==> design.v <==
module ntt_16point(
    input wire clk,
    input wire rst,
    input wire start,
    input wire [111:0] data_in,
    output reg done,
    output reg [6:0] result_0,
    output reg [6:0] result_1,
    output reg [6:0] result_2,
    output reg [6:0] result_3,
    output reg [6:0] result_4,
    output reg [6:0] result_5,
    output reg [6:0] result_6,
    output reg [6:0] result_7,
    output reg [6:0] result_8,
    output reg [6:0] result_9,
    output reg [6:0] result_10,
    output reg [6:0] result_11,
    output reg [6:0] result_12,
    output reg [6:0] result_13,
    output reg [6:0] result_14,
    output reg [6:0] result_15
);
    localparam Q = 97;
    wire [6:0] omega [0:15];
    wire [6:0] input_data [0:15];
    reg [6:0] data [0:15];
    reg [3:0] stage;
    reg [4:0] i;
    reg computing;
    reg [3:0] m, k, j;
    reg [6:0] t, u, tw;
    reg [4:0] twiddle_idx;
    assign omega[0] = 1;
    assign omega[1] = 27;
    assign omega[2] = 50;
    assign omega[3] = 41;
    assign omega[4] = 96;
    assign omega[5] = 70;
    assign omega[6] = 47;
    assign omega[7] = 56;
    assign omega[8] = 1;
    assign omega[9] = 27;
    assign omega[10] = 50;
    assign omega[11] = 41;
    assign omega[12] = 96;
    assign omega[13] = 70;
    assign omega[14] = 47;
    assign omega[15] = 56;
    genvar gk;
    generate
        for (gk = 0; gk < 16; gk = gk + 1) begin : g_in
            assign input_data[gk] = data_in[7*gk +: 7];
        end
    endgenerate
    function [6:0] mod_mult;
        input [6:0] a;
        input [6:0] b;
        reg [13:0] temp;
        begin
            temp = a * b;
            mod_mult = temp % Q;
        end
    endfunction
    function [6:0] mod_add;
        input [6:0] a;
        input [6:0] b;
        reg [7:0] temp;
        begin
            temp = a + b;
            if (temp >= Q)
                mod_add = temp - Q;
            else
                mod_add = temp[6:0];
        end
    endfunction
    function [6:0] mod_sub;
        input [6:0] a;
        input [6:0] b;
        reg signed [7:0] temp;
        begin
            temp = a - b;
            if (temp < 0)
                mod_sub = temp + Q;
            else
                mod_sub = temp[6:0];
        end
    endfunction
    function [3:0] bit_reverse;
        input [3:0] idx;
        begin
            bit_reverse = {idx[0], idx[1], idx[2], idx[3]};
        end
    endfunction
    always @(posedge clk) begin
        if (rst) begin
            done <= 0;
            computing <= 0;
            stage <= 0;
            i <= 0;
        end else begin
            if (start && !computing) begin
                data[0] <= input_data[bit_reverse(0)];
                data[1] <= input_data[bit_reverse(1)];
                data[2] <= input_data[bit_reverse(2)];
                data[3] <= input_data[bit_reverse(3)];
                data[4] <= input_data[bit_reverse(4)];
                data[5] <= input_data[bit_reverse(5)];
                data[6] <= input_data[bit_reverse(6)];
                data[7] <= input_data[bit_reverse(7)];
                data[8] <= input_data[bit_reverse(8)];
                data[9] <= input_data[bit_reverse(9)];
                data[10] <= input_data[bit_reverse(10)];
                data[11] <= input_data[bit_reverse(11)];
                data[12] <= input_data[bit_reverse(12)];
                data[13] <= input_data[bit_reverse(13)];
                data[14] <= input_data[bit_reverse(14)];
                data[15] <= input_data[bit_reverse(15)];
                computing <= 1;
                done <= 0;
                stage <= 0;
                i <= 0;
            end else if (computing) begin
                if (stage < 4) begin
                    if (i < 16) begin
                        m = 1 << stage;   
                        k = i >> (stage + 1);   
                        j = i & ((1 << (stage + 1)) - 1);   
                        if (j < m) begin
                            twiddle_idx = (j << (4 - stage - 1)) & 15;
                            tw = omega[twiddle_idx];
                            t = mod_mult(tw, data[i + m]);
                            u = data[i];
                            data[i] <= mod_add(u, t);
                            data[i + m] <= mod_sub(u, t);
                        end
                        i <= i + 1;
                    end else begin
                        i <= 0;
                        stage <= stage + 1;
                    end
                end else begin
                    result_0 <= data[0];
                    result_1 <= data[1];
                    result_2 <= data[2];
                    result_3 <= data[3];
                    result_4 <= data[4];
                    result_5 <= data[5];
                    result_6 <= data[6];
                    result_7 <= data[7];
                    result_8 <= data[8];
                    result_9 <= data[9];
                    result_10 <= data[10];
                    result_11 <= data[11];
                    result_12 <= data[12];
                    result_13 <= data[13];
                    result_14 <= data[14];
                    result_15 <= data[15];
                    done <= 1;
                    computing <= 0;
                end
            end
        end
    end
endmodule
==> run.sh <==
#!/bin/bash
# the make line also repeats each setting of config.mk as NAME=value (left out here)
make -C /OpenROAD-flow-scripts/flow DESIGN_CONFIG=/design/flow/config.mk WORK_HOME=/design/flow/orfs CLKGATE_MAP_FILE= finish
==> config.mk <==
export PLATFORM = sky130hd
export DESIGN_NAME = ntt_16point
export DESIGN_NICKNAME = ntt_16point
export VERILOG_FILES = /design/flow/design.v
export SDC_FILE = /design/flow/constraint.sdc
export NUM_CORES = 4
export LEC_CHECK = 0
export CAP_MARGIN = 20
export CORE_MARGIN = 2
export CORE_UTILIZATION = 16
export SLEW_MARGIN = 20
==> constraint.sdc <==
create_clock -name core_clock -period 17.9 [get_ports {clk}]
set_input_delay 3.5800 -clock core_clock [delete_from_list [all_inputs] [get_ports {clk}]]
set_output_delay 3.5800 -clock core_clock [all_outputs]
set_load 0.01 [all_outputs]
==> results of run 1 <==
==> per-stage QoR <==
stage          hold slack [ns]  area, um2
6_report                 0.446      22300
2_1_floorplan            0.438      16900
3_3_place_gp             0.439      21100
5_1_grt                  0.489      22300
4_1_cts                  0.449      22100
3_5_place_dp             0.440      21100
==> cell type report <==
class / instances / area [um2] / share of cell area (%)
well taps: 1391 / 1740 / 7.82
diodes: 3 / 7.51 / 0.0337
clock buffers: 28 / 679 / 3.05
inverters: 53 / 199 / 0.894
repair buffers: 287 / 2790 / 12.5
clock inverters: 21 / 245 / 1.10
flip-flops and latches: 239 / 7030 / 31.6
multi-input cells: 1278 / 9570 / 43.0
==> repair_timing <==
action	in CTS	in global routing
endpoints found under the setup margin	0	112
resized	0	23
setup buffers	0	7
hold endpoints to repair	0	0
==> routing by layer <==
metal  GRT usage (%)  vias to the layer above  share of wire [%]  routed length [um]
li1                -                     6697                  -                   -
met4            2.45                        4                2.3                1560
met3            2.60                      122                9.3                6350
met5               0                        -              0.038                  26
met2            18.8                      846                 44               30200
met1            17.3                     7262                 44               30500
==> impl_metrics.tcl, run 1 <==
# place-and-route summary
set metrics [dict create \
    p_leak_nw 7.91 \
    placeable_area_mm2 0.105 \
    vias_in_the_first_global_route 14000 \
    synth.mux.area_fraction_pct 10.4 \
    critPathSlowestCell "fa_2" \
    grt_pass1_wl_um 98100 \
    design.final.nets 2098 \
    path_class "register to register" \
    power_top_consumer "combinational cells" \
    synth_area_leader "edfxtp_1" \
    grt_usage_pct 12.1 \
    slew-limit-headroom_pct 26.3 \
    timing_hold_violations_final 0 \
    avgRoutedWirePerCell_um 20.8 \
    synthDistinctLibCells 92 \
    worstReg2RegEnd "data[6][4]$_DFFE_PP_" \
    post-place-ws_ns 0.543 \
    antenna_found_initial 14 \
    synthCells 1653 \
    timing_worst_slew_pin_value_ns 1.10 \
    clockRootBuffer "clkbuf_16" \
    clockNetworkPower_mw 0.591 \
    switchingPower_mw 1.08 \
    edf_count 224 \
    timing_max_transition_violations_final 0 \
    number_of_nets_still_failing_antenna_checks_after_routing 0 \
    hold_path.startpoint "done$_SDFFE_PP0P_" \
    via_count 14900 \
    p_sw_share_pct 43.0 \
    via_per_inst 4.52 \
    p_comb_share_pct 50.3 \
    cp_top_family "AND-OR/OR-AND gates" \
    pwr-share-seq_pct 26.2 \
    cts_inserted_buffers 27 \
    place_hpwl_um 54600 \
    worst_path_largest_cell_delay_ns 0.56 \
    cp_common_cell "nor2_1" \
    timing.rr.start "stage[2]$_SDFFE_PP0P_" \
    utilization_after_layout_pct 21.2 \
    drt_pre_antenna_iters 6 \
    final.min_clock_period_ns 16.74 \
    initial_core_utilization_pct 16.1 \
    r2r_slack_ns 1.16 \
    seq_total_area_yosys_pct 41.5 \
    numSynthFlops 239 \
    synth.top_cells.by_count "nand2_1, edfxtp_1, nor2_1, o21ai_0, ha_1" \
    internal_power_mw 1.43 \
    die_w_um 329 \
    run_status "timing/DRC/antenna clean" \
    max_fanout_on_critical_path 13 \
    area_leaders "edfxtp_1, mux4_2, nand2_1" \
    adder_share_synth_pct 8.37 \
    synth-async-reset-ratio_pct 0 \
    yosysWarningCount 1 \
    worstHoldPathCells 2 \
    cap_viol_max_count 0 \
    whs_endpoint "done$_SDFFE_PP0P_" \
    cp-endpoint "data[6][4]$_DFFE_PP_" \
    cts_tree "built" \
    power.share.clock_pct 23.5 \
    timing.critical_path.from_type "register" \
    drc 0 \
    worst-endpoint-required_ns 18.17 \
    setup_ws_ns 1.16 \
    ys.flop_type "edfxtp_1" \
    sequential_cell_power_mw 0.656 \
    final_cell_count_no_fill 3300 \
    buffer_ports.inserted 227 \
    path_depth 67 \
    finalSetupViolations 0 \
    logic_power_comb_mw 1.26 \
    worst_setup_path_end_kind "register" \
    residual_overflow_from_global_routing 0 \
    synth.logic.top_family "AND-OR/OR-AND gates" \
    crit_path_start "stage[2]$_SDFFE_PP0P_" \
    wl_um 68600 \
    fin_worst_skew_ns 0.0401 \
    fin_tns_setup_ns 0 \
    cts_hold_repair.buffers 0 \
    htreeDepth 1 \
    io-pin-count 228 \
    reg2reg_depth 67 \
    yosys.area.top_type_share_pct 39.8 \
    fin_total_pwr_mw 2.51 \
    drt-initial-drc-count 1361 \
    yosys-stat-cells 1653 \
    clock_sinks 239 \
    path_clk_slew_ns 0.06 \
    simple_gate_share_pct 16.6 \
    peakVddDrop_mv 0.176 \
    clockBufferDepth 3 \
    power_density_mw_per_mm2 113 \
    dp.cells 3241 \
    grt_start_max_net_pins 60 \
    yosys-stat-area_mm2 0.0169 \
    chipHeight_um 329 \
    area_delta_synth_final_pct 31.6 \
    worstHoldPathType "register to register" \
    clock_latency_ns 0.57 \
    postSynthNetCount 1865 \
    compound_area_share_pct 16.7 \
    avgSynthCellArea_um2 10.2 \
    chip_area_mm2 0.108 \
    nFillCells 11500 \
    synthesis.area_mm2 0.0169 \
    cp.arrival_ns 17.01 \
    max_freq_mhz 59.7 \
    place_congestion 0.917 \
    min_period_over_period_pct 93.5 \
    synthXorXnorAreaFrac_pct 3.26 \
    cp.buffers_inverters 5 \
    top_cell "nand2_1" \
    log.warning_count 43 \
    floorplan.rows 119 \
]
==> inputs of run 2 (changes only) <==
ABC_AREA = 1   (was unset)
CAP_MARGIN = 40   (was 20)
CELL_PAD_IN_SITES_DETAIL_PLACEMENT = 0   (was unset)
CORE_UTILIZATION = 72   (was 16)
CTS_CLUSTER_DIAMETER = 267   (was unset)
CTS_CLUSTER_SIZE = 15   (was unset)
GPL_ROUTABILITY_DRIVEN = 1   (was unset)
HOLD_SLACK_MARGIN = 0.3   (was unset)
PLACE_DENSITY_LB_ADDON = 0.01   (was unset)
SETUP_SLACK_MARGIN = 2.87   (was unset)
SLEW_MARGIN = 0   (was 20)
TNS_END_PERCENT = 80   (was unset)
clock period = 9.69 ns   (was 17.9 ns; I/O delays follow)
==> run 2 against run 1 <==
  * Die size shrank 77%
  * Synthesized cell count grew 26%
  * Synthesized area grew 0.89%
  * The run now fails in detailed placement
==> impl_metrics.tcl, run 2 <==
# flow metrics
set metrics [dict create \
    synthesis.area_mm2 0.0171 \
    avgSynthCellArea_um2 8.21 \
    floorplan.rows 56 \
    synth.top_cells.by_count "nand2_1, inv_1, o21ai_0, edfxtp_1, nor2_1" \
    ys.flop_type "edfxtp_1" \
    area_leaders "edfxtp_1, nand2_1, o21ai_0" \
    synth.logic.top_family "simple AND/OR/NAND/NOR gates" \
    seq_total_area_yosys_pct 41.2 \
    synthCells 2080 \
    synth-async-reset-ratio_pct 0 \
    synthXorXnorAreaFrac_pct 2.66 \
    yosys-stat-cells 2080 \
    numSynthFlops 239 \
    synth_area_leader "edfxtp_1" \
    place_congestion 1.16 \
    adder_share_synth_pct 8.30 \
    io-pin-count 228 \
    yosys.area.top_type_share_pct 39.4 \
    top_cell "nand2_1" \
    compound_area_share_pct 15.8 \
    chipHeight_um 158 \
    postSynthNetCount 2292 \
    placeable_area_mm2 0.0234 \
    run_status "did not finish" \
    yosysWarningCount 1 \
    buffer_ports.inserted 227 \
    initial_core_utilization_pct 72.9 \
    outcome.stop_stage "detailed placement" \
    edf_count 224 \
    stop_error "[ERROR DPL-0033] detailed placement checks failed during check placement." \
    simple_gate_share_pct 23.1 \
    yosys-stat-area_mm2 0.0171 \
    synth.mux.area_fraction_pct 1.17 \
    synthDistinctLibCells 58 \
    chip_area_mm2 0.0250 \
    die_w_um 158 \
]
## run 2: through the flow
stage                   hold WS (ns)  instance area (um2)
after global placement         0.444                23000
after floorplan                0.426                17400
==> inputs of run 3 (changes only) <==
ABC_AREA = 0   (was 1)
CAP_MARGIN = 20   (was 40)
CORE_UTILIZATION = 45   (was 72)
CTS_CLUSTER_DIAMETER = unset   (was 267)
CTS_CLUSTER_SIZE = 35   (was 15)
HOLD_SLACK_MARGIN = unset   (was 0.3)
PLACE_DENSITY_LB_ADDON = 0.07   (was 0.01)
SETUP_SLACK_MARGIN = 2.65   (was 2.87)
TNS_END_PERCENT = 20   (was 80)
clock period = 8.89 ns   (was 9.69 ns; I/O delays follow)
==> run 3 against run 2 <==
  * The layout now fails its checks (negative setup slack)
  * Synthesized area is 0.89% lower
  * Die size is 57% higher
  * Synthesized cell count is 21% lower
==> impl_metrics.tcl, run 3 <==
# place-and-route summary
set metrics [dict create \
    edf_count 224 \
    power_density_mw_per_mm2 234 \
    adder_share_synth_pct 8.37 \
    place_congestion 0.935 \
    area_leaders "edfxtp_1, mux4_2, nand2_1" \
    drt-initial-drc-count 1549 \
    synthesis.area_mm2 0.0169 \
    post-place-ws_ns -6.59 \
    sequential_cell_power_mw 1.29 \
    placeable_area_mm2 0.0373 \
    avgRoutedWirePerCell_um 23.6 \
    min_period_over_period_pct 170 \
    cap_viol_max_count 0 \
    simple_gate_share_pct 16.6 \
    peakVddDrop_mv 0.416 \
    worstHoldPathCells 2 \
    wl_um 66800 \
    htreeDepth 1 \
    finalSetupViolations 112 \
    max_fanout_on_critical_path 12 \
    p_comb_share_pct 60.1 \
    fin_total_pwr_mw 6.00 \
    multi_input_comb_area_mm2 0.0104 \
    max_freq_mhz 66.3 \
    violations "negative setup slack" \
    yosys-stat-area_mm2 0.0169 \
    clockRootBuffer "clkbuf_16" \
    chip_area_mm2 0.0392 \
    synth-async-reset-ratio_pct 0 \
    buffer_ports.inserted 227 \
    compound_area_share_pct 16.7 \
    cts_tree "built" \
    clock_latency_ns 0.56 \
    area_delta_synth_final_pct 51.4 \
    floorplan.rows 71 \
    residual_overflow_from_global_routing 0 \
    synthDistinctLibCells 92 \
    synth_area_leader "edfxtp_1" \
    hold_path.startpoint "done$_SDFFE_PP0P_" \
    synthCells 1653 \
    cp.buffers_inverters 9 \
    worst-endpoint-required_ns 9.17 \
    log.warning_count 46 \
    nFillCells 2828 \
    initial_core_utilization_pct 45.3 \
    yosys-stat-cells 1653 \
    timing.critical_path.from_type "register" \
    via_per_inst 5.92 \
    timing.rr.start "stage[2]$_SDFFE_PP0P_" \
    vias_in_the_first_global_route 16400 \
    grt_setup_unrepaired "yes" \
    synth.top_cells.by_count "nand2_1, edfxtp_1, nor2_1, o21ai_0, ha_1" \
    grt_pass1_wl_um 98300 \
    drc 0 \
    cp_top_family "AND-OR/OR-AND gates" \
    grt_usage_pct 33.6 \
    io-pin-count 228 \
    die_w_um 198 \
    antenna_found_initial 2 \
    cp.arrival_ns 15.37 \
    final-seq-area_mm2 0.00704 \
    design.final.nets 2552 \
    path_class "register to register" \
    chipHeight_um 198 \
    timing_worst_slew_pin_value_ns 1.05 \
    internal_power_mw 3.48 \
    cp-endpoint "data[15][4]$_DFFE_PP_" \
    post-route-cell-area_mm2 0.0256 \
    ys.flop_type "edfxtp_1" \
    crit_path_start "stage[2]$_SDFFE_PP0P_" \
    place_hpwl_um 50500 \
    synth.logic.top_family "AND-OR/OR-AND gates" \
    seq_total_area_yosys_pct 41.5 \
    avgSynthCellArea_um2 10.2 \
    fin_worst_skew_ns 0.0280 \
    run_status "complete, but fails checks" \
    switchingPower_mw 2.52 \
    clock_sinks 239 \
    yosys.area.top_type_share_pct 39.8 \
    synthXorXnorAreaFrac_pct 3.26 \
    clockNetworkPower_mw 1.10 \
    postSynthNetCount 1865 \
    worstHoldPathType "register to register" \
    top_cell "nand2_1" \
    yosysWarningCount 1 \
    clockBufferDepth 3 \
    via_count 16800 \
    cts_inserted_buffers 26 \
    synth.mux.area_fraction_pct 10.4 \
    power_top_consumer "combinational cells" \
    power.share.clock_pct 18.4 \
    worst_path_largest_cell_delay_ns 0.55 \
    path_depth 68 \
    critPathSlowestCell "fa_2" \
    path_clk_slew_ns 0.06 \
    cp_common_cell "fa_1" \
    detailed_place.area_mm2 0.0235 \
    whs_endpoint "done$_SDFFE_PP0P_" \
    logic_power_comb_mw 3.61 \
    setup_ws_ns -6.20 \
    timing_max_transition_violations_final 0 \
    worstReg2RegEnd "data[15][4]$_DFFE_PP_" \
    drt_pre_antenna_iters 6 \
    worst_setup_path_end_kind "register" \
    number_of_nets_still_failing_antenna_checks_after_routing 0 \
    numSynthFlops 239 \
    r2r_slack_ns -6.20 \
    final.min_clock_period_ns 15.09 \
    pwr-share-seq_pct 21.5 \
    grt_start_max_net_pins 58 \
    reg2reg_depth 68 \
    p_sw_share_pct 41.9 \
    timing_hold_violations_final 0 \
    slew-limit-headroom_pct 29.5 \
    p_leak_nw 10.4 \
]
==> run 3: timing repair <==
item / CTS / global route
cloned: 3 / 2
hold buffers: 0 / 0
pin swaps: 21 / 73
buffers inserted: 28 / 22
resized: 100 / 101
setup endpoints to repair: 112 / 112
==> run 3: per-stage QoR <==
stage          utilization, %  hold slack, ns  cells  setup TNS (ns)
3_3_place_gp             62.9           0.433   2729         -691.17
4_1_cts                  67.0           0.457   2807         -655.49
6_report                 68.6           0.452   2834         -673.59
3_5_place_dp             62.9           0.449   2729         -726.43
2_1_floorplan               -           0.438   1653         -697.64
5_1_grt                  68.6           0.471   2833         -739.76
==> run 3: area by class of cell <==
type	instances	share of cell area, %
multi-input cells	1278	40.7
flip-flops and latches	239	27.5
repair buffers	742	25.4
clock buffers	32	2.71
well taps	474	2.32
inverters	53	0.791
clock inverters	15	0.611
diodes	1	0.00977
==> run 3: per-layer routing <==
| metal | vias to the layer above | GRT usage (%) | share of wire, % |
|---|---|---|---|
| li1 | 7607 | - | - |
| met1 | 8047 | 43.2 | 38 |
| met2 | 939 | 56.0 | 47 |
| met3 | 194 | 5.62 | 9.2 |
| met4 | 2 | 14.7 | 5.3 |
| met5 | - | 0 | 0.019 |
==> inputs of run 4 (changes only) <==
ABC_AREA = unset   (was 0)
CELL_PAD_IN_SITES_DETAIL_PLACEMENT = unset   (was 0)
CORE_UTILIZATION = 58   (was 45)
CTS_CLUSTER_SIZE = unset   (was 35)
GPL_ROUTABILITY_DRIVEN = unset   (was 1)
PLACE_DENSITY_LB_ADDON = unset   (was 0.07)
SETUP_SLACK_MARGIN = unset   (was 2.65)
SLEW_MARGIN = 20   (was 0)
TNS_END_PERCENT = 70   (was 20)
clock period = 12.6 ns   (was 8.89 ns; I/O delays follow)
==> run 4 against run 3 <==
  * Synthesized area did not move
  * Die size fell by 22%
  * The flow now stops in global routing
  * Synthesized cell count did not move
==> impl_metrics.tcl, run 4 <==
# flow metrics
set metrics [dict create \
    place_hpwl_um 50100 \
    synth.mux.area_fraction_pct 10.4 \
    yosys-stat-cells 1653 \
    synth_area_leader "edfxtp_1" \
    area_leaders "edfxtp_1, mux4_2, nand2_1" \
    postSynthNetCount 1865 \
    numSynthFlops 239 \
    cts_hold_repair.buffers 0 \
    synthCells 1653 \
    outcome.stop_stage "global routing" \
    edf_count 224 \
    initial_core_utilization_pct 58.9 \
    placeable_area_mm2 0.0287 \
    stop_error "[ERROR GRT-0232] Routing congestion too high. Check the congestion heatmap in the GUI." \
    top_cell "nand2_1" \
    compound_area_share_pct 16.7 \
    yosys.area.top_type_share_pct 39.8 \
    simple_gate_share_pct 16.6 \
    synthXorXnorAreaFrac_pct 3.26 \
    avgSynthCellArea_um2 10.2 \
    clockBufferDepth 3 \
    chip_area_mm2 0.0305 \
    yosysWarningCount 1 \
    clock_sinks 239 \
    htreeDepth 1 \
    post-place-ws_ns -2.73 \
    io-pin-count 228 \
    synthDistinctLibCells 92 \
    die_w_um 175 \
    yosys-stat-area_mm2 0.0169 \
    buffer_ports.inserted 227 \
    synth.top_cells.by_count "nand2_1, edfxtp_1, nor2_1, o21ai_0, ha_1" \
    clockRootBuffer "clkbuf_16" \
    floorplan.rows 62 \
    dp.cells 2589 \
    run_status "did not finish" \
    seq_total_area_yosys_pct 41.5 \
    synth-async-reset-ratio_pct 0 \
    residual_overflow_from_global_routing 51 \
    synthesis.area_mm2 0.0169 \
    place_congestion 1.02 \
    synth.logic.top_family "AND-OR/OR-AND gates" \
    chipHeight_um 175 \
    grt_usage_pct 76.3 \
    cts_inserted_buffers 26 \
    ys.flop_type "edfxtp_1" \
    adder_share_synth_pct 8.37 \
]
-- run 4: repair_timing --
item | CTS
resized | 172
gates cloned | 3
pin swaps | 81
buffers inserted | 39
hold endpoints to repair | 0
endpoints found under the setup margin | 112
-- run 4: stage by stage --
step / total power, mW / cell area [um2] / TNS [ns] / hold slack [ns]
after floorplan: 1.84 / 17400 / -281.48 / 0.438
after global placement: 2.87 / 23000 / -242.14 / 0.438
after detailed placement: 2.93 / 23000 / -291.40 / 0.452
after CTS: 4.32 / 24800 / -244.43 / 0.483
-- run 4: layer usage --
metal / track usage [%] / overflow
met2: 92.0 / 16
met1: 76.0 / 0
met4: 77.8 / 35
met5: 36.1 / 0
met3: 60.7 / 0
==> inputs of run 5 (changes only) <==
CTS_CLUSTER_SIZE = 62   (was unset)
HOLD_SLACK_MARGIN = 0.26   (was unset)
SETUP_SLACK_MARGIN = 2.37   (was unset)
TNS_END_PERCENT = 75   (was 70)
clock period = 8.93 ns   (was 12.6 ns; I/O delays follow)
==> run 5 against run 4 <==
  * Synthesized area stayed put
  * The flow again stops in global routing
  * Synthesized cell count is the same
  * Die size unchanged
==> impl_metrics.tcl, run 5 <==
# flow metrics
set metrics [dict create \
    clock_sinks 239 \
    clockBufferDepth 3 \
    place_congestion 0.982 \
    clockRootBuffer "clkbuf_16" \
    edf_count 224 \
    outcome.stop_stage "global routing" \
    htreeDepth 1 \
    area_leaders "edfxtp_1, mux4_2, nand2_1" \
    postSynthNetCount 1865 \
    numSynthFlops 239 \
    compound_area_share_pct 16.7 \
    top_cell "nand2_1" \
    yosys.area.top_type_share_pct 39.8 \
    chipHeight_um 175 \
    yosys-stat-area_mm2 0.0169 \
    run_status "did not finish" \
    ys.flop_type "edfxtp_1" \
    floorplan.rows 62 \
    buffer_ports.inserted 227 \
    synthCells 1653 \
    io-pin-count 228 \
    synth_area_leader "edfxtp_1" \
    synthXorXnorAreaFrac_pct 3.26 \
    synth-async-reset-ratio_pct 0 \
    die_w_um 175 \
    avgSynthCellArea_um2 10.2 \
    simple_gate_share_pct 16.6 \
    synth.logic.top_family "AND-OR/OR-AND gates" \
    yosys-stat-cells 1653 \
    place_hpwl_um 49400 \
    placeable_area_mm2 0.0287 \
    synth.mux.area_fraction_pct 10.4 \
    chip_area_mm2 0.0305 \
    synth.top_cells.by_count "nand2_1, edfxtp_1, nor2_1, o21ai_0, ha_1" \
    synthesis.area_mm2 0.0169 \
    seq_total_area_yosys_pct 41.5 \
    initial_core_utilization_pct 58.9 \
    cts_inserted_buffers 24 \
    dp.cells 2622 \
    yosysWarningCount 1 \
    synthDistinctLibCells 92 \
    adder_share_synth_pct 8.37 \
]
-- run 5: through the flow --
| step | setup TNS, ns | total power [mW] | setup WS (ns) | cell area [um2] |
|---|---|---|---|---|
| 3_5_place_dp | -697.55 | 3.94 | -6.41 | 23100 |
| 3_3_place_gp | -639.83 | 3.86 | -5.84 | 23100 |
| 2_1_floorplan | -693.03 | 2.60 | -6.34 | 17400 |
| 4_1_cts | -664.91 | 5.51 | -6.14 | 24600 |
-- run 5: what timing repair did --
item | in CTS
setup endpoints to repair | 112
setup buffers | 22
gates resized | 96
hold buffers | 0
pin swaps | 41
endpoints found under the hold margin | 0
cloned | 4
==> inputs of run 6 (changes only) <==
CORE_UTILIZATION = 60   (was 58)
CTS_CLUSTER_SIZE = 100   (was 62)
HOLD_SLACK_MARGIN = unset   (was 0.26)
SETUP_SLACK_MARGIN = unset   (was 2.37)
TNS_END_PERCENT = unset   (was 75)
clock period = 11.3 ns   (was 8.93 ns; I/O delays follow)
==> run 6 against run 5 <==
  * The run again fails in global routing
  * Die size down 3.3%
  * Synthesized cell count is the same
  * Synthesized area unchanged
==> impl_metrics.tcl, run 6 <==
# flow metrics
set metrics [dict create \
    outcome.stop_stage "global routing" \
    cts_inserted_buffers 25 \
    synth.logic.top_family "AND-OR/OR-AND gates" \
    place_hpwl_um 50300 \
    die_w_um 172 \
    adder_share_synth_pct 8.37 \
    run_status "did not finish" \
    synthCells 1653 \
    seq_total_area_yosys_pct 41.5 \
    grt_usage_pct 85.2 \
    compound_area_share_pct 16.7 \
    placeable_area_mm2 0.0278 \
    synthesis.area_mm2 0.0169 \
    place_congestion 1.04 \
    residual_overflow_from_global_routing 248 \
    yosys.area.top_type_share_pct 39.8 \
    clockRootBuffer "clkbuf_16" \
    chipHeight_um 172 \
    synthXorXnorAreaFrac_pct 3.26 \
    yosysWarningCount 1 \
    synth.top_cells.by_count "nand2_1, edfxtp_1, nor2_1, o21ai_0, ha_1" \
    ys.flop_type "edfxtp_1" \
    yosys-stat-area_mm2 0.0169 \
    buffer_ports.inserted 227 \
    numSynthFlops 239 \
    postSynthNetCount 1865 \
    top_cell "nand2_1" \
    yosys-stat-cells 1653 \
    htreeDepth 1 \
    cts_hold_repair.buffers 0 \
    initial_core_utilization_pct 60.9 \
    synth-async-reset-ratio_pct 0 \
    clock_sinks 239 \
    clockBufferDepth 3 \
    floorplan.rows 61 \
    stop_error "[ERROR GRT-0116] Global routing finished with congestion. Check the congestion regions in the DRC Viewer." \
    synth_area_leader "edfxtp_1" \
    avgSynthCellArea_um2 10.2 \
    synth.mux.area_fraction_pct 10.4 \
    io-pin-count 228 \
    area_leaders "edfxtp_1, mux4_2, nand2_1" \
    simple_gate_share_pct 16.6 \
    edf_count 224 \
    synthDistinctLibCells 92 \
    chip_area_mm2 0.0296 \
    detailed_place.area_mm2 0.0231 \
]
run 6: stage by stage:
| stage | hold slack (ns) | power (mW) | setup WS [ns] | instances | TNS [ns] |
|---|---|---|---|---|---|
| 2_1_floorplan | 0.438 | 2.06 | -3.97 | 1653 | -427.59 |
| 3_3_place_gp | 0.439 | 3.13 | -3.56 | 2609 | -388.43 |
| 3_5_place_dp | 0.438 | 3.20 | -3.99 | 2609 | -431.64 |
| 4_1_cts | 0.500 | 5.22 | -3.64 | 2731 | -392.89 |
run 6: routing by layer:
layer,GRT overflow,track usage (%)
met5,0,47.7
met4,98,88.3
met3,7,75.3
met2,137,96.9
met1,6,83.6
run 6: repair_timing:
action / in CTS
gates resized: 309
pin swaps: 117
endpoints found under the hold margin: 0
setup buffers: 72
gates cloned: 8
setup endpoints to repair: 112
==> inputs of run 7 (changes only) <==
ABC_AREA = 0   (was unset)
CELL_PAD_IN_SITES_DETAIL_PLACEMENT = 1   (was unset)
CORE_UTILIZATION = 29   (was 60)
CTS_CLUSTER_SIZE = 35   (was 100)
GPL_ROUTABILITY_DRIVEN = 1   (was unset)
HOLD_SLACK_MARGIN = 0.08   (was unset)
PLACE_DENSITY_LB_ADDON = 0.07   (was unset)
SETUP_SLACK_MARGIN = 4.63   (was unset)
SLEW_MARGIN = 15   (was 20)
TNS_END_PERCENT = 5   (was unset)
clock period = 24.0 ns   (was 11.3 ns; I/O delays follow)
==> run 7 against run 6 <==
  * Now clean on timing, DRC and antenna
  * Die size grew 100%
  * Synthesized area is the same
  * Synthesized cell count is the same
==> impl_metrics.tcl, run 7 <==
# place-and-route summary
set metrics [dict create \
    yosys-stat-area_mm2 0.0169 \
    synthCells 1653 \
    synthDistinctLibCells 92 \
    numSynthFlops 239 \
    multi_input_comb_area_mm2 0.00960 \
    via_count 14800 \
    cts_inserted_buffers 29 \
    worstReg2RegEnd "data[8][4]$_DFFE_PP_" \
    floorplan.rows 88 \
    timing.critical_path.from_type "register" \
    fin_worst_skew_ns 0.0299 \
    fin_total_pwr_mw 1.89 \
    yosysWarningCount 1 \
    postSynthNetCount 1865 \
    timing.hold.ws_ns 0.455 \
    residual_overflow_from_global_routing 0 \
    place_congestion 0.870 \
    p_leak_nw 7.80 \
    clockNetworkPower_mw 0.477 \
    worst-endpoint-required_ns 24.32 \
    simple_gate_share_pct 16.6 \
    grt_setup_unrepaired "no" \
    cp_top_family "AND-OR/OR-AND gates" \
    max_fanout_on_critical_path 35 \
    avgRoutedWirePerCell_um 27.4 \
    synthXorXnorAreaFrac_pct 3.26 \
    buffer_ports.inserted 227 \
    min_period_over_period_pct 76.1 \
    synth.top_cells.by_count "nand2_1, edfxtp_1, nor2_1, o21ai_0, ha_1" \
    yosys-stat-cells 1653 \
    timing_hold_violations_final 0 \
    reg2reg_depth 69 \
    worstHoldPathCells 2 \
    synth.mux.area_fraction_pct 10.4 \
    design.final.nets 2076 \
    post-place-ws_ns 4.77 \
    io-pin-count 228 \
    chip_area_mm2 0.0603 \
    synth.logic.top_family "AND-OR/OR-AND gates" \
    nFillCells 6437 \
    synthesis.area_mm2 0.0169 \
    r2r_slack_ns 5.74 \
    clockRootBuffer "clkbuf_16" \
    cts_tree "built" \
    power_density_mw_per_mm2 88.6 \
    log.warning_count 43 \
    path_depth 69 \
    finalSetupViolations 0 \
    detail_route.antenna_diodes 0 \
    final.min_clock_period_ns 18.26 \
    vias_in_the_first_global_route 14900 \
    placeable_area_mm2 0.0577 \
    antenna_found_initial 2 \
    grt_pass1_wl_um 105000 \
    drc 0 \
    drt_pre_antenna_iters 5 \
    switchingPower_mw 0.881 \
    timing_max_transition_violations_final 0 \
    ys.flop_type "edfxtp_1" \
    seq_total_area_yosys_pct 41.5 \
    crit_path_start "stage[2]$_SDFFE_PP0P_" \
    power.share.clock_pct 25.3 \
    grt_usage_pct 23.6 \
    fin_tns_setup_ns 0 \
    path_class "register to register" \
    top_cell "nand2_1" \
    path_clk_slew_ns 0.06 \
    initial_core_utilization_pct 29.3 \
    wl_um 72500 \
    cp.buffers_inverters 5 \
    cp.arrival_ns 18.58 \
    setup_ws_ns 5.74 \
    number_of_nets_still_failing_antenna_checks_after_routing 0 \
    power_top_consumer "combinational cells" \
    clockBufferDepth 3 \
    grt_start_max_net_pins 62 \
    synth_area_leader "edfxtp_1" \
    worst_setup_path_end_kind "register" \
    adder_share_synth_pct 8.37 \
    pwr-share-seq_pct 25.7 \
    peakVddDrop_mv 0.120 \
    cap_viol_max_count 0 \
    slew-limit-headroom_pct 26.2 \
    worst_path_largest_cell_delay_ns 0.54 \
    run_status "timing/DRC/antenna clean" \
    clock_sinks 239 \
    max_freq_mhz 54.8 \
    timing_worst_slew_pin_value_ns 1.10 \
    p_sw_share_pct 46.6 \
    p_comb_share_pct 49.0 \
    area_delta_synth_final_pct 26.1 \
    final-seq-area_mm2 0.00703 \
    area_leaders "edfxtp_1, mux4_2, nand2_1" \
    place_hpwl_um 55100 \
    via_per_inst 5.56 \
    avgSynthCellArea_um2 10.2 \
    yosys.area.top_type_share_pct 39.8 \
    clock_latency_ns 0.60 \
    timing.rr.start "stage[2]$_SDFFE_PP0P_" \
    compound_area_share_pct 16.7 \
    htreeDepth 1 \
    edf_count 224 \
    cp-endpoint "data[8][4]$_DFFE_PP_" \
    whs_endpoint "done$_SDFFE_PP0P_" \
    logic_power_comb_mw 0.927 \
    hold_path.startpoint "done$_SDFFE_PP0P_" \
    drt-initial-drc-count 1057 \
    critPathSlowestCell "fa_1" \
    worstHoldPathType "register to register" \
    chipHeight_um 246 \
    internal_power_mw 1.01 \
    die_w_um 246 \
    synth-async-reset-ratio_pct 0 \
    sequential_cell_power_mw 0.486 \
]
-- run 7: routing by layer --
| metal | vias up | part of all wire (%) | GRT usage, % |
|---|---|---|---|
| li1 | 6639 | - | - |
| met1 | 7597 | 44 | 31.5 |
| met2 | 434 | 49 | 40.5 |
| met3 | 88 | 4.8 | 2.85 |
| met4 | 0 | 2.6 | 5.83 |
| met5 | - | 0 | 0 |
-- run 7: timing repair --
item / 4_1_cts / 5_1_grt
hold buffers: 0 / 0
gates resized: 0 / 21
hold endpoints to repair: 0 / 0
buffers inserted: 0 / 9
setup endpoints to repair: 0 / 112
-- run 7: area by class of cell --
cell class	count	share of cell area [%]
inverter	53	0.932
sequential	239	32.9
clock buffer	30	3.42
clock inverter	24	1.30
tap	765	4.49
multi-input combinational	1278	45.0
timing repair buffer	263	12.0
-- run 7: metrics by stage --
step / cells / utilization [%] / cell area (um2)
floorplan: 1653 / - / 16900
finish: 2652 / 37.0 / 21300
global route: 2652 / 37.0 / 21300
detailed placement: 2587 / 34.9 / 20100
CTS: 2641 / 36.6 / 21100
global placement: 2586 / 34.9 / 20100
==> inputs of run 8 (changes only) <==
CELL_PAD_IN_SITES_DETAIL_PLACEMENT = 0   (was 1)
CORE_UTILIZATION = 45   (was 29)
HOLD_SLACK_MARGIN = unset   (was 0.08)
SETUP_SLACK_MARGIN = unset   (was 4.63)
SLEW_MARGIN = 0   (was 15)
TNS_END_PERCENT = unset   (was 5)
clock period = 11.0 ns   (was 24.0 ns; I/O delays follow)
==> run 8 against run 7 <==
  * First-iteration DRC count grew 79%
  * Largest power group unchanged
  * Critical endpoint is now data[4][4]$_DFFE_PP_
  * Now fails the layout checks on negative setup slack
  * Fmax grew 23%
  * Clock-buffer cell count grew 2
  * Flip-flop count is the same
  * Critical path depth is the same
  * Largest cell class unchanged
  * Final cell count grew 5.5%
  * Register-to-register slack lost 9.6 ns
  * Synthesized cell count is the same
  * Hold slack gained 0.016 ns
==> impl_metrics.tcl, run 8 <==
# place-and-route summary
set metrics [dict create \
    crit_path_start "stage[3]$_SDFFE_PP0P_" \
    via_count 16500 \
    power_top_consumer "combinational cells" \
    worst_setup_path_end_kind "register" \
    min_period_over_period_pct 135 \
    final.min_clock_period_ns 14.88 \
    clock_sinks 239 \
    timing.critical_path.from_type "register" \
    critPathSlowestCell "fa_2" \
    path_depth 69 \
    initial_core_utilization_pct 45.3 \
    die_w_um 198 \
    peakVddDrop_mv 0.304 \
    chip_area_mm2 0.0392 \
    p_comb_share_pct 61.1 \
    hold_path.startpoint "done$_SDFFE_PP0P_" \
    top_cell "nand2_1" \
    reg2reg_depth 69 \
    clockNetworkPower_mw 0.867 \
    floorplan.rows 71 \
    whs_endpoint "done$_SDFFE_PP0P_" \
    area_leaders "edfxtp_1, mux4_2, nand2_1" \
    nFillCells 2929 \
    timing.rr.start "stage[3]$_SDFFE_PP0P_" \
    synthXorXnorAreaFrac_pct 3.26 \
    yosys.area.top_type_share_pct 39.8 \
    max_freq_mhz 67.2 \
    worst-endpoint-required_ns 11.30 \
    grt_start_max_net_pins 58 \
    place_hpwl_um 50400 \
    compound_area_share_pct 16.7 \
    pwr-share-seq_pct 21.2 \
    cp_top_family "AND-OR/OR-AND gates" \
    wl_um 66000 \
    synth-async-reset-ratio_pct 0 \
    grt_setup_unrepaired "yes" \
    cp_common_cell "buf_4" \
    path_class "register to register" \
    drc 0 \
    place_congestion 0.926 \
    cp.buffers_inverters 11 \
    setup_ws_ns -3.88 \
    synth.top_cells.by_count "nand2_1, edfxtp_1, nor2_1, o21ai_0, ha_1" \
    power.share.clock_pct 17.6 \
    grt_usage_pct 33.0 \
    run_status "complete, but fails checks" \
    logic_power_comb_mw 3.00 \
    multi_input_comb_area_mm2 0.0103 \
    timing_max_transition_violations_final 0 \
    cp.arrival_ns 15.18 \
    switchingPower_mw 2.09 \
    cap_viol_max_count 0 \
    sequential_cell_power_mw 1.04 \
    via_per_inst 5.88 \
    numSynthFlops 239 \
    cts_inserted_buffers 25 \
    clockRootBuffer "clkbuf_16" \
    power_density_mw_per_mm2 195 \
    worstReg2RegEnd "data[4][4]$_DFFE_PP_" \
    placeable_area_mm2 0.0373 \
    post-place-ws_ns -4.16 \
    timing.hold.ws_ns 0.471 \
    buffer_ports.inserted 227 \
    r2r_slack_ns -3.88 \
    timing_hold_violations_final 0 \
    worstHoldPathType "register to register" \
    avgRoutedWirePerCell_um 23.6 \
    residual_overflow_from_global_routing 0 \
    drt-initial-drc-count 1889 \
    synth_area_leader "edfxtp_1" \
    chipHeight_um 198 \
    avgSynthCellArea_um2 10.2 \
    internal_power_mw 2.83 \
    clock_latency_ns 0.58 \
    fin_worst_skew_ns 0.0277 \
    final-seq-area_mm2 0.00704 \
    synthDistinctLibCells 92 \
    max_fanout_on_critical_path 8 \
    vias_in_the_first_global_route 16000 \
    cts_tree "built" \
    log.warning_count 46 \
    adder_share_synth_pct 8.37 \
    synthesis.area_mm2 0.0169 \
    ys.flop_type "edfxtp_1" \
    p_sw_share_pct 42.5 \
    worstHoldPathCells 2 \
    finalSetupViolations 112 \
    p_leak_nw 10.2 \
    slew-limit-headroom_pct 29.4 \
    simple_gate_share_pct 16.6 \
    grt_pass1_wl_um 96200 \
    design.final.nets 2518 \
    number_of_nets_still_failing_antenna_checks_after_routing 0 \
    synth.mux.area_fraction_pct 10.4 \
    yosys-stat-cells 1653 \
    seq_total_area_yosys_pct 41.5 \
    synth.logic.top_family "AND-OR/OR-AND gates" \
    io-pin-count 228 \
    edf_count 224 \
    clockBufferDepth 3 \
    postSynthNetCount 1865 \
    htreeDepth 1 \
    antenna_found_initial 1 \
    violations "negative setup slack" \
    cts_hold_repair.buffers 0 \
    yosys-stat-area_mm2 0.0169 \
    drt_pre_antenna_iters 6 \
    area_delta_synth_final_pct 48.9 \
    synthCells 1653 \
    path_clk_slew_ns 0.06 \
    worst_path_largest_cell_delay_ns 0.55 \
    yosysWarningCount 1 \
    cp-endpoint "data[4][4]$_DFFE_PP_" \
    timing_worst_slew_pin_value_ns 1.06 \
]
-- run 8: layout make-up --
cell class	count	area share [%]
antenna	1	0.00994
clock buffer	32	2.84
clock inverter	13	0.427
inverter	53	0.805
multi-input combinational	1278	40.8
sequential	239	27.9
tap	474	2.36
timing repair buffer	709	24.8
-- run 8: repair_timing --
item,4_1_cts,5_1_grt
endpoints found under the hold margin,0,0
setup endpoints to repair,112,112
buffers inserted,18,17
resized,66,93
pin swaps,42,27
gates cloned,3,4
-- run 8: per-stage QoR --
step | instances | TNS (ns) | instance area [um2] | utilization (%) | total power, mW
2_1_floorplan | 1653 | -461.19 | 17400 | - | 2.11
3_3_place_gp | 2709 | -428.86 | 23300 | 62.5 | 3.41
3_5_place_dp | 2709 | -456.91 | 23300 | 62.5 | 3.42
4_1_cts | 2775 | -413.40 | 24500 | 65.6 | 4.60
5_1_grt | 2798 | -487.16 | 25200 | 67.5 | 5.00
6_report | 2799 | -418.12 | 25200 | 67.5 | 4.91
-- run 8: layer usage --
metal,vias up,track usage [%],share of wire (%)
li1,7530,-,-
met1,7904,42.8,39
met2,857,54.4,46
met3,171,6.05,9.7
met4,2,14.2,4.7
met5,-,0,0.020
==> inputs of run 9 (changes only) <==
ABC_AREA = unset   (was 0)
CELL_PAD_IN_SITES_DETAIL_PLACEMENT = unset   (was 0)
CORE_UTILIZATION = 58   (was 45)
CTS_CLUSTER_DIAMETER = 39   (was unset)
CTS_CLUSTER_SIZE = 50   (was 35)
GPL_ROUTABILITY_DRIVEN = unset   (was 1)
HOLD_SLACK_MARGIN = 0.27   (was unset)
PLACE_DENSITY_LB_ADDON = unset   (was 0.07)
SETUP_SLACK_MARGIN = -0.81   (was unset)
SLEW_MARGIN = 20   (was 0)
TNS_END_PERCENT = 5   (was unset)
clock period = 13.8 ns   (was 11.0 ns; I/O delays follow)
==> run 9 against run 8 <==
  * The run now fails in global routing
  * Die size decreased by 22%
  * Synthesized area unchanged
  * Synthesized cell count unchanged
==> impl_metrics.tcl, run 9 <==
# flow metrics
set metrics [dict create \
    run_status "did not finish" \
    outcome.stop_stage "global routing" \
    stop_error "[ERROR GRT-0232] Routing congestion too high. Check the congestion heatmap in the GUI." \
    yosys.area.top_type_share_pct 39.8 \
    numSynthFlops 239 \
    cts_hold_repair.buffers 0 \
    chip_area_mm2 0.0305 \
    avgSynthCellArea_um2 10.2 \
    buffer_ports.inserted 227 \
    chipHeight_um 175 \
    synthXorXnorAreaFrac_pct 3.26 \
    clock_sinks 239 \
    residual_overflow_from_global_routing 65 \
    postSynthNetCount 1865 \
    yosys-stat-area_mm2 0.0169 \
    yosys-stat-cells 1653 \
    adder_share_synth_pct 8.37 \
    synth.top_cells.by_count "nand2_1, edfxtp_1, nor2_1, o21ai_0, ha_1" \
    seq_total_area_yosys_pct 41.5 \
    synthesis.area_mm2 0.0169 \
    clockRootBuffer "clkbuf_16" \
    cts_inserted_buffers 30 \
    placeable_area_mm2 0.0287 \
    synth-async-reset-ratio_pct 0 \
    die_w_um 175 \
    htreeDepth 1 \
    edf_count 224 \
    initial_core_utilization_pct 58.9 \
    post-place-ws_ns -1.71 \
    io-pin-count 228 \
    simple_gate_share_pct 16.6 \
    top_cell "nand2_1" \
    ys.flop_type "edfxtp_1" \
    place_hpwl_um 50000 \
    synthCells 1653 \
    clockBufferDepth 3 \
    synth.mux.area_fraction_pct 10.4 \
    dp.cells 2583 \
    floorplan.rows 62 \
    detailed_place.area_mm2 0.0229 \
    grt_usage_pct 78.4 \
    place_congestion 1.03 \
    synth_area_leader "edfxtp_1" \
    synth.logic.top_family "AND-OR/OR-AND gates" \
    area_leaders "edfxtp_1, mux4_2, nand2_1" \
    synthDistinctLibCells 92 \
    yosysWarningCount 1 \
    compound_area_share_pct 16.7 \
]
-- run 9: what timing repair did --
item	CTS
buffers inserted	27
cloned	3
endpoints found under the setup margin	112
pin swaps	53
resized	97
-- run 9: layer usage --
layer  track usage (%)  GRT overflow
met4              79.5            24
met2              93.0            37
met5              50.2             2
met3              66.7             2
met1              75.4             0
==> inputs of run 10 (changes only) <==
ABC_AREA = 0   (was unset)
CELL_PAD_IN_SITES_DETAIL_PLACEMENT = 0   (was unset)
CORE_UTILIZATION = 56   (was 58)
CTS_CLUSTER_DIAMETER = unset   (was 39)
CTS_CLUSTER_SIZE = 35   (was 50)
GPL_ROUTABILITY_DRIVEN = 1   (was unset)
HOLD_SLACK_MARGIN = unset   (was 0.27)
PLACE_DENSITY = 0.5   (was unset)
SETUP_SLACK_MARGIN = -0.67   (was -0.81)
SLEW_MARGIN = 0   (was 20)
TNS_END_PERCENT = unset   (was 5)
clock period = 8.81 ns   (was 13.8 ns; I/O delays follow)
==> run 10 against run 9 <==
  * The flow again stops in global routing
  * Die size rose by 3.5%
  * Synthesized cell count did not move
  * Synthesized area did not move
==> impl_metrics.tcl, run 10 <==
# flow metrics
set metrics [dict create \
    run_status "did not finish" \
    outcome.stop_stage "global routing" \
    numSynthFlops 239 \
    placeable_area_mm2 0.0297 \
    avgSynthCellArea_um2 10.2 \
    clockRootBuffer "clkbuf_16" \
    chip_area_mm2 0.0316 \
    buffer_ports.inserted 227 \
    htreeDepth 1 \
    dp.cells 2618 \
    place_congestion 0.993 \
    postSynthNetCount 1865 \
    chipHeight_um 178 \
    seq_total_area_yosys_pct 41.5 \
    initial_core_utilization_pct 56.9 \
    synthDistinctLibCells 92 \
    detailed_place.area_mm2 0.0231 \
    yosys.area.top_type_share_pct 39.8 \
    yosys-stat-cells 1653 \
    synth.logic.top_family "AND-OR/OR-AND gates" \
    synth-async-reset-ratio_pct 0 \
    simple_gate_share_pct 16.6 \
    area_leaders "edfxtp_1, mux4_2, nand2_1" \
    synthXorXnorAreaFrac_pct 3.26 \
    adder_share_synth_pct 8.37 \
    yosys-stat-area_mm2 0.0169 \
    ys.flop_type "edfxtp_1" \
    die_w_um 178 \
    synth.mux.area_fraction_pct 10.4 \
    clock_sinks 239 \
    top_cell "nand2_1" \
    place_hpwl_um 50500 \
    edf_count 224 \
    yosysWarningCount 1 \
    compound_area_share_pct 16.7 \
    clockBufferDepth 3 \
    io-pin-count 228 \
    floorplan.rows 63 \
    synth_area_leader "edfxtp_1" \
    synth.top_cells.by_count "nand2_1, edfxtp_1, nor2_1, o21ai_0, ha_1" \
    cts_inserted_buffers 24 \
    synthCells 1653 \
    synthesis.area_mm2 0.0169 \
]
[run 10: timing repair]
| item | in CTS |
|---|---|
| gates resized | 191 |
| buffers inserted | 59 |
| setup endpoints to repair | 112 |
| hold endpoints to repair | 0 |
| pin swaps | 80 |
| cloned | 3 |
| hold buffers | 0 |
[run 10: through the flow]
| step | utilization, % | worst slack, ns |
|---|---|---|
| floorplan | - | -6.46 |
| global placement | 77.7 | -6.31 |
| detailed placement | 77.7 | -6.83 |
| CTS | 84.6 | -6.11 |
==> inputs of run 11 (changes only) <==
ABC_AREA = unset   (was 0)
CELL_PAD_IN_SITES_DETAIL_PLACEMENT = unset   (was 0)
CORE_UTILIZATION = 59   (was 56)
CTS_CLUSTER_SIZE = 53   (was 35)
GPL_ROUTABILITY_DRIVEN = unset   (was 1)
PLACE_DENSITY = unset   (was 0.5)
SETUP_SLACK_MARGIN = unset   (was -0.67)
SLEW_MARGIN = 20   (was 0)
clock period = 4.8 ns   (was 8.81 ns; I/O delays follow)
==> run 11 against run 10 <==
  * The run again fails in global routing
  * Synthesized cell count unchanged
  * Die size fell by 5.0%
  * Synthesized area unchanged
==> impl_metrics.tcl, run 11 <==
# flow metrics
set metrics [dict create \
    run_status "did not finish" \
    outcome.stop_stage "global routing" \
    stop_error "[ERROR GRT-0116] Global routing finished with congestion. Check the congestion regions in the DRC Viewer." \
    top_cell "nand2_1" \
    yosys-stat-cells 1653 \
    synth-async-reset-ratio_pct 0 \
    simple_gate_share_pct 16.6 \
    synth_area_leader "edfxtp_1" \
    numSynthFlops 239 \
    seq_total_area_yosys_pct 41.5 \
    avgSynthCellArea_um2 10.2 \
    initial_core_utilization_pct 60.4 \
    synthesis.area_mm2 0.0169 \
    die_w_um 173 \
    floorplan.rows 61 \
    synthXorXnorAreaFrac_pct 3.26 \
    place_hpwl_um 52400 \
    place_congestion 1.03 \
    synthCells 1653 \
    area_leaders "edfxtp_1, mux4_2, nand2_1" \
    buffer_ports.inserted 227 \
    residual_overflow_from_global_routing 65 \
    ys.flop_type "edfxtp_1" \
    io-pin-count 228 \
    yosys.area.top_type_share_pct 39.8 \
    compound_area_share_pct 16.7 \
    cts_inserted_buffers 25 \
    adder_share_synth_pct 8.37 \
    edf_count 224 \
    clock_sinks 239 \
    htreeDepth 1 \
    yosysWarningCount 1 \
    synth.logic.top_family "AND-OR/OR-AND gates" \
    yosys-stat-area_mm2 0.0169 \
    synth.mux.area_fraction_pct 10.4 \
    synth.top_cells.by_count "nand2_1, edfxtp_1, nor2_1, o21ai_0, ha_1" \
    clockBufferDepth 3 \
    clockRootBuffer "clkbuf_16" \
    postSynthNetCount 1865 \
    grt_usage_pct 77.2 \
    chip_area_mm2 0.0300 \
    synthDistinctLibCells 92 \
    placeable_area_mm2 0.0280 \
    chipHeight_um 173 \
]
[run 11: through the flow]
stage	worst slack [ns]	cell area (um2)	cells
after floorplan	-10.47	17400	1653
after global placement	-9.92	23400	2636
after detailed placement	-10.53	23400	2636
after CTS	-10.11	25600	2741
[run 11: layer usage]
layer  GRT usage [%]  overflow
met5            34.9         0
met4            76.4        24
met3            63.3         1
met2            93.8        40
met1            76.0         0
[run 11: repair_timing]
item,CTS
endpoints found under the setup margin,126
pin swaps,86
gates resized,198
gates cloned,6
buffers inserted,57
hold buffers,0
==> inputs of run 12 (changes only) <==
CORE_UTILIZATION = 20   (was 59)
CTS_CLUSTER_SIZE = unset   (was 53)
clock period = 20.7 ns   (was 4.8 ns; I/O delays follow)
==> run 12 against run 11 <==
  * Die size grew to 2.9 times the previous value
  * Synthesized area is the same
  * Synthesized cell count is the same
  * Now clean on timing, DRC and antenna
==> impl_metrics.tcl, run 12 <==
# place-and-route summary
set metrics [dict create \
    run_status "timing/DRC/antenna clean" \
    timing_hold_violations_final 0 \
    clockBufferDepth 3 \
    synth.logic.top_family "AND-OR/OR-AND gates" \
    peakVddDrop_mv 0.120 \
    number_of_nets_still_failing_antenna_checks_after_routing 0 \
    residual_overflow_from_global_routing 0 \
    synthXorXnorAreaFrac_pct 3.26 \
    critPathSlowestCell "fa_2" \
    detail_route.antenna_diodes 0 \
    timing.rr.start "stage[2]$_SDFFE_PP0P_" \
    area_leaders "edfxtp_1, mux4_2, nand2_1" \
    path_depth 65 \
    cts_inserted_buffers 26 \
    edf_count 224 \
    die_w_um 295 \
    yosysWarningCount 1 \
    drc 0 \
    pwr-share-seq_pct 27.9 \
    clockNetworkPower_mw 0.524 \
    compound_area_share_pct 16.7 \
    worstHoldPathCells 0 \
    finalSetupViolations 0 \
    path_clk_slew_ns 0.06 \
    p_leak_nw 7.70 \
    p_sw_share_pct 43.7 \
    htreeDepth 1 \
    ys.flop_type "edfxtp_1" \
    cap_viol_max_count 0 \
    top_cell "nand2_1" \
    internal_power_mw 1.14 \
    timing_worst_slew_pin_value_ns 1.08 \
    grt_start_max_net_pins 76 \
    synthDistinctLibCells 92 \
    synth-async-reset-ratio_pct 0 \
    buffer_ports.inserted 227 \
    place_hpwl_um 51100 \
    simple_gate_share_pct 16.6 \
    switchingPower_mw 0.882 \
    grt_usage_pct 14.6 \
    worstReg2RegEnd "data[15][4]$_DFFE_PP_" \
    postSynthNetCount 1865 \
    sequential_cell_power_mw 0.564 \
    drt_pre_antenna_iters 6 \
    timing_max_transition_violations_final 0 \
    nFillCells 8822 \
    worst-endpoint-required_ns 20.95 \
    cp_common_cell "ha_1" \
    min_period_over_period_pct 93.1 \
    clockRootBuffer "clkbuf_16" \
    antenna_found_initial 3 \
    initial_core_utilization_pct 20.2 \
    numSynthFlops 239 \
    p_comb_share_pct 46.2 \
    floorplan.rows 106 \
    yosys.area.top_type_share_pct 39.8 \
    vias_in_the_first_global_route 13600 \
    clock_sinks 239 \
    cts_tree "built" \
    final.min_clock_period_ns 19.27 \
    wl_um 65700 \
    cts-resized-gates 0 \
    adder_share_synth_pct 8.37 \
    area_delta_synth_final_pct 27.1 \
    clock_latency_ns 0.55 \
    max_freq_mhz 51.9 \
    power_top_consumer "combinational cells" \
    worstHoldPathType "register to register" \
    max_fanout_on_critical_path 35 \
    yosys-stat-cells 1653 \
    synth.top_cells.by_count "nand2_1, edfxtp_1, nor2_1, o21ai_0, ha_1" \
    hold_path.startpoint "data[0][3]$_DFFE_PP_" \
    chipHeight_um 295 \
    log.warning_count 43 \
    timing.critical_path.from_type "register" \
    place_congestion 0.899 \
    path_class "register to register" \
    cts_hold_repair.buffers 0 \
    placeable_area_mm2 0.0837 \
    cp-endpoint "data[15][4]$_DFFE_PP_" \
    worst_setup_path_end_kind "register" \
    postCtsSetupRepairBufs 0 \
    grt_setup_unrepaired "no" \
    chip_area_mm2 0.0869 \
    design.final.nets 2059 \
    synth_area_leader "edfxtp_1" \
    via_count 14600 \
    via_per_inst 4.86 \
    worst_path_largest_cell_delay_ns 0.89 \
    cp.arrival_ns 19.53 \
    slew-limit-headroom_pct 27.8 \
    r2r_slack_ns 1.43 \
    timing.hold.ws_ns 0.476 \
    synthesis.area_mm2 0.0169 \
    seq_total_area_yosys_pct 41.5 \
    crit_path_start "stage[2]$_SDFFE_PP0P_" \
    logic_power_comb_mw 0.933 \
    fin_worst_skew_ns 0.0205 \
    synth.mux.area_fraction_pct 10.4 \
    yosys-stat-area_mm2 0.0169 \
    drt-initial-drc-count 1600 \
    grt_pass1_wl_um 94500 \
    whs_endpoint "result_0[3]$_DFFE_PP_" \
    power.share.clock_pct 25.9 \
    fin_tns_setup_ns 0 \
    avgRoutedWirePerCell_um 21.9 \
    synthCells 1653 \
    reg2reg_depth 65 \
    avgSynthCellArea_um2 10.2 \
    cp_top_family "AND-OR/OR-AND gates" \
    cp.buffers_inverters 4 \
    io-pin-count 228 \
    power_density_mw_per_mm2 94.0 \
]
==> run 12: area by class of cell <==
class                      instances  area (um2)  share of cell area [%]
multi-input combinational       1278        9460                    44.0
sequential                       239        7030                    32.7
timing repair buffer             249        2450                    11.4
tap                             1134        1420                    6.60
clock buffer                      31         691                    3.21
clock inverter                    16         255                    1.19
inverter                          53         199                   0.925
==> run 12: metrics by stage <==
step	worst slack, ns	cells	util [%]	total power [mW]	cell area, um2
after floorplan	4.02	1653	-	1.03	16900
after global placement	2.13	2952	24.5	1.49	20500
after detailed placement	1.77	2952	24.5	1.48	20500
after CTS	1.69	2999	25.7	2.00	21500
after global routing	0.0447	3000	25.7	2.08	21500
final	1.43	3000	25.7	2.02	21500
==> run 12: per-layer routing <==
metal	vias to the layer above	wire (um)	GRT usage, %
met5	-	0	0
met4	0	1750	3.52
met3	110	6250	3.05
met2	814	30100	23.4
met1	7053	27600	19.9
li1	6602	-	-
==> inputs of run 13 (changes only) <==
ABC_AREA = 0   (was unset)
CELL_PAD_IN_SITES_DETAIL_PLACEMENT = 0   (was unset)
CORE_UTILIZATION = 70   (was 20)
CTS_CLUSTER_SIZE = 35   (was unset)
GPL_ROUTABILITY_DRIVEN = 1   (was unset)
PLACE_DENSITY = 0.65   (was unset)
SLEW_MARGIN = 0   (was 20)
clock period = 16.0 ns   (was 20.7 ns; I/O delays follow)
==> run 13 against run 12 <==
  * The flow now stops in global routing
  * Synthesized cell count unchanged
  * Die size decreased by 71%
  * Synthesized area stayed put
==> impl_metrics.tcl, run 13 <==
# flow metrics
set metrics [dict create \
    run_status "did not finish" \
    outcome.stop_stage "global routing" \
    stop_error "[ERROR GRT-0232] Routing congestion too high. Check the congestion heatmap in the GUI." \
    buffer_ports.inserted 227 \
    place_congestion 1.05 \
    ys.flop_type "edfxtp_1" \
    place_hpwl_um 44400 \
    clock_sinks 239 \
    avgSynthCellArea_um2 10.2 \
    htreeDepth 1 \
    synth.logic.top_family "AND-OR/OR-AND gates" \
    yosys.area.top_type_share_pct 39.8 \
    postSynthNetCount 1865 \
    grt_usage_pct 77.1 \
    synth.top_cells.by_count "nand2_1, edfxtp_1, nor2_1, o21ai_0, ha_1" \
    synth_area_leader "edfxtp_1" \
    chip_area_mm2 0.0254 \
    synthCells 1653 \
    synth-async-reset-ratio_pct 0 \
    residual_overflow_from_global_routing 8 \
    top_cell "nand2_1" \
    seq_total_area_yosys_pct 41.5 \
    clockRootBuffer "clkbuf_16" \
    numSynthFlops 239 \
    io-pin-count 228 \
    dp.cells 2190 \
    synthDistinctLibCells 92 \
    detailed_place.area_mm2 0.0199 \
    edf_count 224 \
    compound_area_share_pct 16.7 \
    placeable_area_mm2 0.0236 \
    clockBufferDepth 3 \
    adder_share_synth_pct 8.37 \
    synthXorXnorAreaFrac_pct 3.26 \
    synth.mux.area_fraction_pct 10.4 \
    synthesis.area_mm2 0.0169 \
    area_leaders "edfxtp_1, mux4_2, nand2_1" \
    simple_gate_share_pct 16.6 \
    chipHeight_um 159 \
    yosys-stat-cells 1653 \
    yosysWarningCount 1 \
    initial_core_utilization_pct 71.6 \
    cts_inserted_buffers 25 \
    cts_hold_repair.buffers 0 \
    floorplan.rows 56 \
    die_w_um 159 \
    yosys-stat-area_mm2 0.0169 \
]
-- run 13: what timing repair did --
| action | 4_1_cts |
|---|---|
| buffers inserted | 13 |
| setup endpoints to repair | 112 |
| pin swaps | 7 |
| endpoints found under the hold margin | 0 |
| resized | 27 |
-- run 13: layer usage --
metal	global-route usage, %	GRT overflow
met1	77.2	0
met5	29.5	0
met2	92.8	2
met4	75.6	5
met3	63.7	1
-- run 13: stage by stage --
stage          total power, mW  hold slack (ns)  setup slack [ns]  util [%]
3_3_place_gp              1.83            0.437             0.197      84.1
4_1_cts                   2.57            0.477            0.0223      88.8
3_5_place_dp              1.87            0.461            -0.516      84.1
2_1_floorplan             1.34            0.438           0.00214         -
==> inputs of run 14 (changes only) <==
CORE_UTILIZATION = 58   (was 70)
PLACE_DENSITY = 0.52   (was 0.65)
clock period = 16.1 ns   (was 16.0 ns; I/O delays follow)
==> run 14 against run 13 <==
  * Now clean on timing, DRC and antenna
  * Synthesized area stayed put
  * Synthesized cell count stayed put
  * Die size is 20% higher
==> impl_metrics.tcl, run 14 <==
# place-and-route summary
set metrics [dict create \
    postSynthNetCount 1865 \
    cp.arrival_ns 15.97 \
    critPathSlowestCell "fa_1" \
    fin_tns_setup_ns 0 \
    worst-endpoint-required_ns 16.35 \
    p_comb_share_pct 53.4 \
    max_freq_mhz 63.6 \
    timing_max_transition_violations_final 0 \
    cp-endpoint "data[0][1]$_DFFE_PP_" \
    p_sw_share_pct 45.4 \
    edf_count 224 \
    seq_total_area_yosys_pct 41.5 \
    clockNetworkPower_mw 0.547 \
    fin_worst_skew_ns 0.0220 \
    utilization_after_layout_pct 74.9 \
    drt_pre_antenna_iters 6 \
    drc 0 \
    min_period_over_period_pct 97.6 \
    wirelength_met1_um 20000 \
    synthDistinctLibCells 92 \
    route.met2.wl_um 28700 \
    yosys-stat-cells 1653 \
    number_of_nets_still_failing_antenna_checks_after_routing 0 \
    clock_latency_ns 0.54 \
    residual_overflow_from_global_routing 0 \
    switchingPower_mw 1.24 \
    run_status "timing/DRC/antenna clean" \
    avgRoutedWirePerCell_um 25.6 \
    logic_power_comb_mw 1.45 \
    top_cell "nand2_1" \
    grt_pass1_wl_um 87500 \
    avgSynthCellArea_um2 10.2 \
    compound_area_share_pct 16.7 \
    yosys.area.top_type_share_pct 39.8 \
    place_congestion 0.954 \
    yosysWarningCount 1 \
    wl_met3_um 6910 \
    chip_area_mm2 0.0305 \
    ys.flop_type "edfxtp_1" \
    via_count 15700 \
    clock_sinks 239 \
    grt_start_max_net_pins 63 \
    synth.mux.area_fraction_pct 10.4 \
    timing.critical_path.from_type "register" \
    synthesis.area_mm2 0.0169 \
    area_delta_synth_final_pct 27.1 \
    worstHoldPathCells 2 \
    clockRootBuffer "clkbuf_16" \
    cp_common_cell "fa_1" \
    cts_tree "built" \
    finalSetupViolations 0 \
    pwr-share-seq_pct 26.5 \
    yosys-stat-area_mm2 0.0169 \
    path_depth 64 \
    cts_inserted_buffers 24 \
    post-route-cell-area_mm2 0.0215 \
    power.share.clock_pct 20.1 \
    timing.rr.start "stage[2]$_SDFFE_PP0P_" \
    worstReg2RegEnd "data[0][1]$_DFFE_PP_" \
    setup_ws_ns 0.382 \
    max_fanout_on_critical_path 12 \
    synth.top_cells.by_count "nand2_1, edfxtp_1, nor2_1, o21ai_0, ha_1" \
    numSynthFlops 239 \
    whs_endpoint "done$_SDFFE_PP0P_" \
    synthCells 1653 \
    power_top_consumer "combinational cells" \
    slew-limit-headroom_pct 24.5 \
    path_class "register to register" \
    peakVddDrop_mv 0.188 \
    highest_layer "met4" \
    drt-initial-drc-count 1926 \
    design.final.nets 2143 \
    io-pin-count 228 \
    vias_in_the_first_global_route 15100 \
    place_hpwl_um 44000 \
    post-place-ws_ns -0.541 \
    r2r_slack_ns 0.38 \
    crit_path_start "stage[2]$_SDFFE_PP0P_" \
    internal_power_mw 1.48 \
    synth.logic.top_family "AND-OR/OR-AND gates" \
    cp.buffers_inverters 6 \
    wl_um 59700 \
    hold_path.startpoint "done$_SDFFE_PP0P_" \
    clockBufferDepth 3 \
    reg2reg_depth 64 \
    worst_setup_path_end_kind "register" \
    simple_gate_share_pct 16.6 \
    initial_core_utilization_pct 58.9 \
    path_clk_slew_ns 0.07 \
    power_density_mw_per_mm2 126 \
    die_w_um 175 \
    adder_share_synth_pct 8.37 \
    via_per_inst 6.73 \
    antenna_found_initial 1 \
    buffer_ports.inserted 227 \
    detailed_place.area_mm2 0.0200 \
    area_leaders "edfxtp_1, mux4_2, nand2_1" \
    timing_worst_slew_pin_value_ns 1.12 \
    htreeDepth 1 \
    sequential_cell_power_mw 0.721 \
    synthXorXnorAreaFrac_pct 3.26 \
    grt_usage_pct 37.8 \
    synth-async-reset-ratio_pct 0 \
    fin_total_pwr_mw 2.72 \
    timing_hold_violations_final 0 \
    synth_area_leader "edfxtp_1" \
    cap_viol_max_count 0 \
    final.min_clock_period_ns 15.72 \
    cp_top_family "AND-OR/OR-AND gates" \
    floorplan.rows 62 \
    log.warning_count 45 \
    chipHeight_um 175 \
    placeable_area_mm2 0.0287 \
    p_leak_nw 8.09 \
    worst_path_largest_cell_delay_ns 0.56 \
    worstHoldPathType "register to register" \
]
## run 14: repair_timing
action,in CTS,in global routing
buffers inserted,3,25
endpoints found under the setup margin,112,112
gates cloned,0,2
hold buffers,0,0
pin swaps,2,36
gates resized,21,98
## run 14: cell type report
type                            instances  area [um2]
Multi-Input combinational cell       1278        9870
Fill cell                            1982        7210
Sequential cell                       239        7040
Timing Repair Buffer                  335        3160
Clock buffer                           30         644
Tap cell                              384         480
Inverter                               53         201
Clock inverter                         14         103
Antenna cell                            2        5.00
## run 14: stage by stage
step | hold slack (ns) | cells
finish | 0.453 | 2335
global route | 0.486 | 2333
CTS | 0.454 | 2305
detailed placement | 0.443 | 2258
global placement | 0.440 | 2258
floorplan | 0.438 | 1653
## run 14: per-layer routing
| metal | global-route usage [%] | vias up |
|---|---|---|
| li1 | - | 6782 |
| met4 | 21.7 | 0 |
| met1 | 44.6 | 7437 |
| met5 | 0 | - |
| met3 | 8.64 | 296 |
| met2 | 63.8 | 1200 |
Power is estimated from default activity; no workload was simulated.
